==> inputs of 07-25 <==
## abcd_output
module abcd_output
(
	input clk,						 
	input rstn,
	input rx_pin_in,
	output ch_a_output, ch_b_output, ch_c_output, ch_d_output
);
Settings: LEC_CHECK=0, ABC_AREA=1, CAP_MARGIN=5, CORE_ASPECT_RATIO=0.77, CORE_MARGIN=2, CORE_UTILIZATION=72, CTS_CLUSTER_DIAMETER=75, PLACE_DENSITY=0.61, SETUP_SLACK_MARGIN=-2.0, SLEW_MARGIN=25; clock period 57.9 ns.
run.sh (not shown) runs the stock make flow with config.mk's settings and CLKGATE_MAP_FILE=.
==> 05-18 (differences from 07-25) <==
==> flow/config.mk (replaced) <==
export PLATFORM = sky130hd
export DESIGN_NAME = abcd_output
export DESIGN_NICKNAME = abcd_output
export VERILOG_FILES = /design/flow/design.v
export SDC_FILE = /design/flow/constraint.sdc
export NUM_CORES = 4
export LEC_CHECK = 0
export CAP_MARGIN = 20
export CORE_MARGIN = 2
export CORE_UTILIZATION = 16
export SLEW_MARGIN = 20
==> flow/constraint.sdc (replaced) <==
create_clock -name core_clock -period 167.0 [get_ports {clk}]
set_input_delay 33.4000 -clock core_clock [delete_from_list [all_inputs] [get_ports {clk}]]
set_output_delay 33.4000 -clock core_clock [all_outputs]
set_load 0.01 [all_outputs]
==> 06-14 (differences from 07-25) <==
==> flow/config.mk (replaced) <==
export PLATFORM = sky130hd
export DESIGN_NAME = abcd_output
export DESIGN_NICKNAME = abcd_output
export VERILOG_FILES = /design/flow/design.v
export SDC_FILE = /design/flow/constraint.sdc
export NUM_CORES = 4
export LEC_CHECK = 0
export ABC_AREA = 1
export CAP_MARGIN = 20
export CORE_MARGIN = 2
export CORE_UTILIZATION = 72
export CTS_CLUSTER_SIZE = 36
export PLACE_DENSITY_LB_ADDON = 0.28
export SLEW_MARGIN = 20
export TNS_END_PERCENT = 5
==> flow/constraint.sdc (replaced) <==
create_clock -name core_clock -period 87.1 [get_ports {clk}]
set_input_delay 17.4200 -clock core_clock [delete_from_list [all_inputs] [get_ports {clk}]]
set_output_delay 17.4200 -clock core_clock [all_outputs]
set_load 0.01 [all_outputs]
==> 11-21 (differences from 07-25) <==
==> flow/config.mk (replaced) <==
export PLATFORM = sky130hd
export DESIGN_NAME = abcd_output
export DESIGN_NICKNAME = abcd_output
export VERILOG_FILES = /design/flow/design.v
export SDC_FILE = /design/flow/constraint.sdc
export NUM_CORES = 4
export LEC_CHECK = 0
export CAP_MARGIN = 10
export CELL_PAD_IN_SITES_DETAIL_PLACEMENT = 2
export CELL_PAD_IN_SITES_GLOBAL_PLACEMENT = 2
export CORE_ASPECT_RATIO = 1.12
export CORE_MARGIN = 10
export CORE_UTILIZATION = 42
export CTS_CLUSTER_DIAMETER = 321
export HOLD_SLACK_MARGIN = 0.27
export MAX_ROUTING_LAYER = met4
export MIN_ROUTING_LAYER = met2
export SETUP_SLACK_MARGIN = 5.0
export SLEW_MARGIN = 5
export TNS_END_PERCENT = 5
==> flow/constraint.sdc (replaced) <==
create_clock -name core_clock -period 118.0 [get_ports {clk}]
set_input_delay 23.6000 -clock core_clock [delete_from_list [all_inputs] [get_ports {clk}]]
set_output_delay 23.6000 -clock core_clock [all_outputs]
set_load 0.01 [all_outputs]
==> run_results.csv <==
group,metric,value,unit
synthesis,adder_share,18.2,%
synthesis,synth_seq_share,12.7,%
hold_path,hp-class,"reg2reg",
final_timing,report.final.slew_viol_count,0,
critical_path,cp_num_buf_inv,21,
detailed_routing,route.met3.wl,8650,µm
critical_path,critical-path-top-delay-family,"AND-OR/OR-AND gates",
run_status,status,"timing/DRC/antenna clean",
placed_design,hpwl,171000,µm
placed_design,dp.cells,16000,
synthesis,ys_types,136,
layout,clkbuf_count,59,
final_timing,rsz0062_at_grt,"no",
layout,comb_cells,8849,
# the run above: 05-18

==> run_results.csv <==
group,metric,value,unit
synthesis,adder_share,17.7,%
global_route,met1_usage,47.4,%
layout,comb_cells,9619,
cts,ctsHoldBuffers,0,
critical_path,critical-path-top-delay-family,"AND-OR/OR-AND gates",
placed_design,hpwl,172000,µm
placed_design,dp.cells,13000,
synthesis,ys_types,97,
hold_path,hp-class,"reg2reg",
critical_path,cp_num_buf_inv,66,
detailed_routing,route.met3.wl,16100,µm
final_timing,rsz0062_at_grt,"no",
final_timing,report.final.slew_viol_count,0,
critical_path,startpoint_type,"register",
run_status,status,"timing/DRC/antenna clean",
# the run above: 06-14

==> run_results.csv <==
group,metric,value,unit
run_status,status,"complete, but fails checks",
run_status,violatedChecks,"setup timing",
placed_design,dp.cells,13800,
final_timing,setup_slack,-1.42,ns
layout,comb_cells,9624,
final_timing,setup_viol_count_final,196,
final_timing,report.final.slew_viol_count,0,
placed_design,hpwl,184000,µm
critical_path,critical-path-top-delay-family,"AND-OR/OR-AND gates",
# the run above: 07-25

==> run_results.csv <==
group,metric,value,unit
run_status,lastStage,"5_1_grt",
placed_design,dp.cells,12100,
synthesis,ys_types,136,
run_status,error,"[ERROR GRT-0116] Global routing finished with congestion. Check the congestion regions in the DRC Viewer.",
run_status,status,"aborted with a tool error",
cts,htree_levels,2,
placed_design,hpwl,247000,µm
synthesis,synth_seq_share,12.7,%
synthesis,synthTopLogicFamily,"AND-OR/OR-AND gates",
# the run above: 11-21



==> run P: inputs <==
==> flow/design.v <==
module detect_module 
(
    CLK, RSTn,
	 RX_Pin_In,
	 H2L_Sig
);
    input CLK;
	 input RSTn;
	 input RX_Pin_In;
	 output H2L_Sig;
	 reg H2L_F1;
	 reg H2L_F2;
	 always @ ( posedge CLK or negedge RSTn )
	     if( !RSTn )
		      begin
				    H2L_F1 <= 1'b1;
					 H2L_F2 <= 1'b1;
				end
		  else
		      begin
				    H2L_F1 <= RX_Pin_In;
					 H2L_F2 <= H2L_F1;
				end
	assign H2L_Sig = H2L_F2 & !H2L_F1;
endmodule
module rx_bps_module
(
    CLK, RSTn,
	 Count_Sig, 
	 BPS_CLK
);
    input CLK;
	 input RSTn;
	 input Count_Sig;
	 output BPS_CLK;
	 reg [12:0]Count_BPS;
	 always @ ( posedge CLK or negedge RSTn )
	    if( !RSTn )
		     Count_BPS <= 13'd0;
		 else if( Count_BPS == 13'd5207 )
		     Count_BPS <= 13'd0;
		 else if( Count_Sig )
		     Count_BPS <= Count_BPS + 1'b1;
		 else
		     Count_BPS <= 13'd0;
    assign BPS_CLK = ( Count_BPS == 12'd2604 ) ? 1'b1 : 1'b0;
endmodule
module rx_control_module
(
    CLK, RSTn,
	 H2L_Sig, RX_Pin_In, BPS_CLK, RX_En_Sig,
    Count_Sig, RX_Data, RX_Done_Sig
);
    input CLK;
	 input RSTn;
	 input H2L_Sig;
	 input RX_En_Sig;
	 input RX_Pin_In;
	 input BPS_CLK;
	 output Count_Sig;
	 output [7:0]RX_Data;
	 output RX_Done_Sig;
	 reg [3:0]i;
	 reg [7:0]rData;
	 reg isCount;
	 reg isDone;
	 always @ ( posedge CLK or negedge RSTn )
	     if( !RSTn )
		      begin 
		          i <= 4'd0;
					 rData <= 8'd0;
					 isCount <= 1'b0;
					 isDone <= 1'b0;	 
				end
		  else if( RX_En_Sig )
		      case ( i )
			       4'd0 :
					 if( H2L_Sig ) begin i <= i + 1'b1; isCount <= 1'b1; end
					 4'd1 : 
					 if( BPS_CLK ) begin i <= i + 1'b1; end
					 4'd2, 4'd3, 4'd4, 4'd5, 4'd6, 4'd7, 4'd8, 4'd9 :
					 if( BPS_CLK ) begin i <= i + 1'b1; rData[ i - 2 ] <= RX_Pin_In; end
					 4'd10 :
					 if( BPS_CLK ) begin i <= i + 1'b1; end
					 4'd11 :
					 if( BPS_CLK ) begin i <= i + 1'b1; end
					 4'd12 :
					 begin i <= i + 1'b1; isDone <= 1'b1; isCount <= 1'b0; end
					 4'd13 :
					 begin i <= 4'd0; isDone <= 1'b0; end
				endcase
	 assign Count_Sig = isCount;
	 assign RX_Data = rData;
	 assign RX_Done_Sig = isDone;
endmodule
module rx_module
(
    CLK, RSTn,
    RX_Pin_In, RX_En_Sig,
	 RX_Done_Sig, RX_Data
);
    input CLK;
	 input RSTn;
	 input RX_Pin_In;
	 input RX_En_Sig;
	 output [7:0]RX_Data;
	 output RX_Done_Sig;
	 wire H2L_Sig;
	 detect_module U1
	 (
	     .CLK( CLK ),
		  .RSTn( RSTn ),
		  .RX_Pin_In( RX_Pin_In ),     
		  .H2L_Sig( H2L_Sig )          
	 );
	 wire BPS_CLK;
	 rx_bps_module U2
	 (
	     .CLK( CLK ),
		  .RSTn( RSTn ),
		  .Count_Sig( Count_Sig ),    
		  .BPS_CLK( BPS_CLK )         
	 );
	 wire Count_Sig;
	 rx_control_module U3
	 (
	     .CLK( CLK ),
		  .RSTn( RSTn ),
		  .H2L_Sig( H2L_Sig ),       
		  .RX_En_Sig( RX_En_Sig ),   
		  .RX_Pin_In( RX_Pin_In ),   
		  .BPS_CLK( BPS_CLK ),       
		  .Count_Sig( Count_Sig ),     
		  .RX_Data( RX_Data ),         
		  .RX_Done_Sig( RX_Done_Sig )  
	 );
endmodule
module control_module
(
    CLK, RSTn,
	RX_Done_Sig,
	RX_Data,
	RX_En_Sig,
	RX_Data_Out,
	RX_Valid_Out
);
    input CLK;
	input RSTn;
	input RX_Done_Sig;
	input [7:0]RX_Data;
	output RX_En_Sig;
	output [7:0]RX_Data_Out;
	output RX_Valid_Out;
	reg [7:0]rData_0;
	reg isEn;
	reg isValid;
    always @ ( posedge CLK or negedge RSTn )
	    if( !RSTn )
		    begin rData_0 <= 8'd0; isEn <= 1'b0; isValid <= 1'b0; end
		else if( RX_Done_Sig )     
		    begin rData_0 <= RX_Data; isEn <= 1'b0; isValid <= 1'b1; end
		else begin isEn <= 1'b1; isValid <= 1'b0; end
	assign RX_Data_Out  = rData_0 ;
	assign RX_En_Sig = isEn;
	assign RX_Valid_Out = isValid;
endmodule
module rx_module_demo
(
    CLK, RSTn,
	RX_Pin_In,
	RX_Data_Out,
	RX_Valid_Out
);
    input CLK;
	input RSTn;
	input RX_Pin_In;
    output [7:0]RX_Data_Out;
    output RX_Valid_Out;
	wire RX_Done_Sig;
	wire [7:0]RX_Data;
	rx_module U1
	(
	    .CLK( CLK ),
		.RSTn( RSTn ),
		.RX_Pin_In( RX_Pin_In ),    
		.RX_En_Sig( RX_En_Sig ),    
		.RX_Done_Sig( RX_Done_Sig ),   
		.RX_Data( RX_Data )            
	);
	wire RX_En_Sig;
	wire [7:0]Output_Data;
	wire Output_Valid;
	control_module U2
	(
	    .CLK( CLK ),
	    .RSTn( RSTn ),
		.RX_Done_Sig( RX_Done_Sig ),   
		.RX_Data( RX_Data ),           
		.RX_En_Sig( RX_En_Sig ),       
		.RX_Data_Out( Output_Data ),   
		.RX_Valid_Out( Output_Valid )  
	);
	 assign RX_Data_Out = Output_Data;
	 assign RX_Valid_Out = Output_Valid;
endmodule
module data_pro
(
	input clk,
	input rstn,
	input [7:0] data_in,
	input data_valid,
	output [15:0] delay_set_a, 
	output [15:0] delay_set_b,
	output [15:0] delay_set_c, 
	output [15:0] delay_set_d,
	output [15:0] duty_cycle,
	output [15:0] sub_clk_feq,
	output [15:0] sub_clk_scl
);
	reg [7:0] funct;
	reg [15:0] data;
	reg [1:0] state;
	reg update;
	reg [15:0] delay_set_a_reg;
	reg [15:0] delay_set_b_reg;
	reg [15:0] delay_set_c_reg;
	reg [15:0] delay_set_d_reg;
	reg [15:0] duty_cycle_reg;
	reg [15:0] sub_clk_feq_reg;
	reg [15:0] sub_clk_scl_reg;
	always @(posedge clk or negedge rstn) begin		 
		if (!rstn) begin
			funct <= 8'd0;
			data <= 15'd0;
			state <= 2'd0;
			update <= 1'b0;
		end
		else if (data_valid) begin
			case (state)							 
				2'd0: begin					 
					funct <= data_in;
					state <= state + 1;
					update <= 1'b0;
				end
				2'd1: begin					 
					data[15:8] <= data_in;
					state <= state +1;
					update <= 1'b0;
				end
				2'd2: begin 					 
					data[7:0] <= data_in;
					state <= 2'd0;
					update <= 1'b1;
				end
				default: begin
					funct <= 8'd0;
					data[15:0] <= 15'd0;
					state <= 2'd0;
					update <= 1'b0;
				end
			endcase
		end
		else begin
			update <= 1'b0;
		end
	end
	always @(posedge clk or negedge rstn) begin		 
		if (!rstn) begin
			delay_set_a_reg <= 15'd0;				 
			delay_set_b_reg <= 15'd10;
			delay_set_c_reg <= 15'd20;
			delay_set_d_reg <= 15'd30;
			duty_cycle_reg <= 15'd5;
			sub_clk_scl_reg <= 15'd1000;
			sub_clk_feq_reg <= 15'd10;
		end
		else if (update) begin
			case (funct)
				8'd65: delay_set_a_reg <= data;
				8'd66: delay_set_b_reg <= data;
				8'd67: delay_set_c_reg <= data;
				8'd68: delay_set_d_reg <= data;
				8'd69: duty_cycle_reg <= data;
				8'd70: if (data != 16'd0) sub_clk_feq_reg <= data;	 
				8'd83: if (data != 16'd0) sub_clk_scl_reg <= data;
				8'd0: ;
				default: ;
			endcase
		end
	end
	assign delay_set_a = delay_set_a_reg;
	assign delay_set_b = delay_set_b_reg;
	assign delay_set_c = delay_set_c_reg;
	assign delay_set_d = delay_set_d_reg;
	assign duty_cycle = duty_cycle_reg;
	assign sub_clk_feq = sub_clk_feq_reg;
	assign sub_clk_scl = sub_clk_scl_reg;
endmodule
module ch_output_module
(
	input clk,
	input rstn,
	input [15:0] sub_clk_feq,
	input [15:0] sub_clk_scl,
	input [15:0] duty_cycle,
	input [15:0] delay_set,
	output ch_output
);
	reg ch_output_reg;
	reg [15:0] sub_clk_count;
	reg [15:0] subsub_clk_count;
	reg [15:0] subsub_count;
	wire [15:0] sub_clk_sum;
	wire [15:0] subsub_clk_sum;
	assign sub_clk_sum = 50000000 / sub_clk_feq;
	assign subsub_clk_sum = 50000000 / sub_clk_scl;
	always @(posedge clk or negedge rstn) begin 
		if (!rstn) begin
			ch_output_reg <= 0;
			sub_clk_count <= 0;
			subsub_clk_count <=0;
			subsub_count <= 0;
		end else if (sub_clk_count >= sub_clk_sum) begin
			sub_clk_count <= 0;
			subsub_clk_count <= 0;
			subsub_count <=0;
			if (delay_set == 0) begin 
				ch_output_reg <= 1;
			end else begin
				ch_output_reg <= 0;
			end
		end else if (subsub_clk_count >= subsub_clk_sum) begin
			subsub_clk_count <= 0;
			subsub_count <= subsub_count + 1;
			if ( (subsub_count < delay_set - 1) & (delay_set != 0) ) begin
				ch_output_reg <= 0;
			end else if (subsub_count < (delay_set + duty_cycle - 1) ) begin 
				ch_output_reg <= 1;
			end else if (subsub_count >= (delay_set + duty_cycle - 1) ) begin 
				ch_output_reg <= 0;
			end
		end else begin
			sub_clk_count <= sub_clk_count + 1;
			subsub_clk_count <= subsub_clk_count + 1;
		end
	end
	assign ch_output = ch_output_reg;
endmodule
module abcd_output
(
	input clk,						 
	input rstn,
	input rx_pin_in,
	output ch_a_output, ch_b_output, ch_c_output, ch_d_output
);
	wire [7:0] rx_data_out;			 
	wire rx_valid;					 
	wire [15:0] delay_set_a;		 
	wire [15:0] delay_set_b;
	wire [15:0] delay_set_c;
	wire [15:0] delay_set_d;		
	wire [15:0] duty_cycle;			 
	wire [15:0] sub_clk_feq;
	wire [15:0] sub_clk_scl;
	rx_module_demo u1				 
	(
		.CLK(clk),
		.RSTn(rstn),
		.RX_Pin_In(rx_pin_in),		 
		.RX_Data_Out(rx_data_out),	 
		.RX_Valid_Out(rx_valid)
	);
	data_pro u2						 
	(
		.clk(clk),
		.rstn(rstn),
		.data_in(rx_data_out),		 
		.data_valid(rx_valid),
		.delay_set_a(delay_set_a),	 
		.delay_set_b(delay_set_b),
		.delay_set_c(delay_set_c),
		.delay_set_d(delay_set_d),
		.duty_cycle(duty_cycle),	 
		.sub_clk_feq(sub_clk_feq),	 
		.sub_clk_scl(sub_clk_scl)	 
	);
	ch_output_module u_a
	(
		.clk(clk),
		.sub_clk_feq(sub_clk_feq),
		.sub_clk_scl(sub_clk_scl),
		.rstn(rstn),
		.delay_set(delay_set_a),
		.duty_cycle(duty_cycle),
		.ch_output(ch_a_output)
	);
	ch_output_module u_b
	(
		.clk(clk),
		.sub_clk_feq(sub_clk_feq),
		.sub_clk_scl(sub_clk_scl),
		.rstn(rstn),
		.delay_set(delay_set_b),
		.duty_cycle(duty_cycle),
		.ch_output(ch_b_output)
	);
	ch_output_module u_c
	(
		.clk(clk),
		.sub_clk_feq(sub_clk_feq),
		.sub_clk_scl(sub_clk_scl),
		.rstn(rstn),
		.delay_set(delay_set_c),
		.duty_cycle(duty_cycle),
		.ch_output(ch_c_output)
	);
	ch_output_module u_d
	(
		.clk(clk),
		.sub_clk_feq(sub_clk_feq),
		.sub_clk_scl(sub_clk_scl),
		.rstn(rstn),
		.delay_set(delay_set_d),
		.duty_cycle(duty_cycle),
		.ch_output(ch_d_output)
	);
endmodule
==> flow/run.sh <==
#!/bin/bash
# the make line also repeats each setting of config.mk as NAME=value (left out here)
make -C /OpenROAD-flow-scripts/flow DESIGN_CONFIG=/design/flow/config.mk WORK_HOME=/design/flow/orfs CLKGATE_MAP_FILE= finish
==> flow/config.mk <==
export PLATFORM = sky130hd
export DESIGN_NAME = abcd_output
export DESIGN_NICKNAME = abcd_output
export VERILOG_FILES = /design/flow/design.v
export SDC_FILE = /design/flow/constraint.sdc
export NUM_CORES = 4
export LEC_CHECK = 0
export CAP_MARGIN = 10
export CELL_PAD_IN_SITES_DETAIL_PLACEMENT = 2
export CELL_PAD_IN_SITES_GLOBAL_PLACEMENT = 2
export CORE_MARGIN = 10
export CORE_UTILIZATION = 25
export CTS_CLUSTER_DIAMETER = 321
export MIN_ROUTING_LAYER = met2
export SLEW_MARGIN = 20
export TNS_END_PERCENT = 5
==> flow/constraint.sdc <==
create_clock -name core_clock -period 118.0 [get_ports {clk}]
set_input_delay 23.6000 -clock core_clock [delete_from_list [all_inputs] [get_ports {clk}]]
set_output_delay 23.6000 -clock core_clock [all_outputs]
set_load 0.01 [all_outputs]
==> inputs of run B, as changes to run P <==
- ABC_AREA: unset -> 1
- CAP_MARGIN: 10 -> 20
- CELL_PAD_IN_SITES_DETAIL_PLACEMENT: 2 -> unset
- CELL_PAD_IN_SITES_GLOBAL_PLACEMENT: 2 -> unset
- CORE_MARGIN: 10 -> 2
- CORE_UTILIZATION: 25 -> 68
- CTS_CLUSTER_DIAMETER: 321 -> unset
- MIN_ROUTING_LAYER: met2 -> unset
- SETUP_SLACK_MARGIN: unset -> -1.13
- TNS_END_PERCENT: 5 -> unset
==> flow/constraint.sdc (replaced) <==
create_clock -name core_clock -period 68.1 [get_ports {clk}]
set_input_delay 13.6200 -clock core_clock [delete_from_list [all_inputs] [get_ports {clk}]]
set_output_delay 13.6200 -clock core_clock [all_outputs]
set_load 0.01 [all_outputs]
==> inputs of run M, as changes to run P <==
- CELL_PAD_IN_SITES_DETAIL_PLACEMENT: 2 -> unset
- CELL_PAD_IN_SITES_GLOBAL_PLACEMENT: 2 -> 3
- CORE_MARGIN: 10 -> 2
- CORE_UTILIZATION: 25 -> 40
- CTS_CLUSTER_DIAMETER: 321 -> unset
- MIN_ROUTING_LAYER: met2 -> unset
- TNS_END_PERCENT: 5 -> unset
==> flow/constraint.sdc (replaced) <==
create_clock -name core_clock -period 110.0 [get_ports {clk}]
set_input_delay 22.0000 -clock core_clock [delete_from_list [all_inputs] [get_ports {clk}]]
set_output_delay 22.0000 -clock core_clock [all_outputs]
set_load 0.01 [all_outputs]
==> CHANGELOG.md <==
## Implementation

- Outcome: timing/DRC/antenna clean
- Crit path buf inv count: 67
- Critical Path AT: 64.97 ns
- Crit path setup slack, layout: 3.59 ns
- Yosys adder share: 17.7%
- Maximum number of pins on one net before global-route repair: 94
- Worst hold margin: 0.367 ns
- Core area: 111,000 um^2
- Top cell area share: 17.6%
- Post-Synth XOR/XNOR Area: 9.62%
The numbers above come from run B.

==> CHANGELOG.md <==
## Implementation

- Clock buffer count from CTS: 45
- Worst hold margin: 0.366 ns
- Maximum number of pins on one net before global-route repair: 86
- Netlist Area Pre-Place: 74,200 um^2
- Critical Path AT: 102.39 ns
- Yosys adder share: 18.2%
- Detail Route met2 WL: 112,000 um
- Outcome: timing/DRC/antenna clean
- Top cell area share: 18.1%
- Die Size: 189,000 um^2
- Root buffer cell: clkbuf_16
The numbers above come from run M.

==> CHANGELOG.md <==
## Implementation

- Critical Path AT: 108.64 ns
- Top cell area share: 18.1%
- Maximum number of pins on one net before global-route repair: 128
- Worst hold margin: 0.364 ns
- Outcome: timing/DRC/antenna clean
- Crit path setup slack, layout: 9.91 ns
- Post-Synth XOR/XNOR Area: 9.89%
- Crit path buf inv count: 19
The numbers above come from run P.

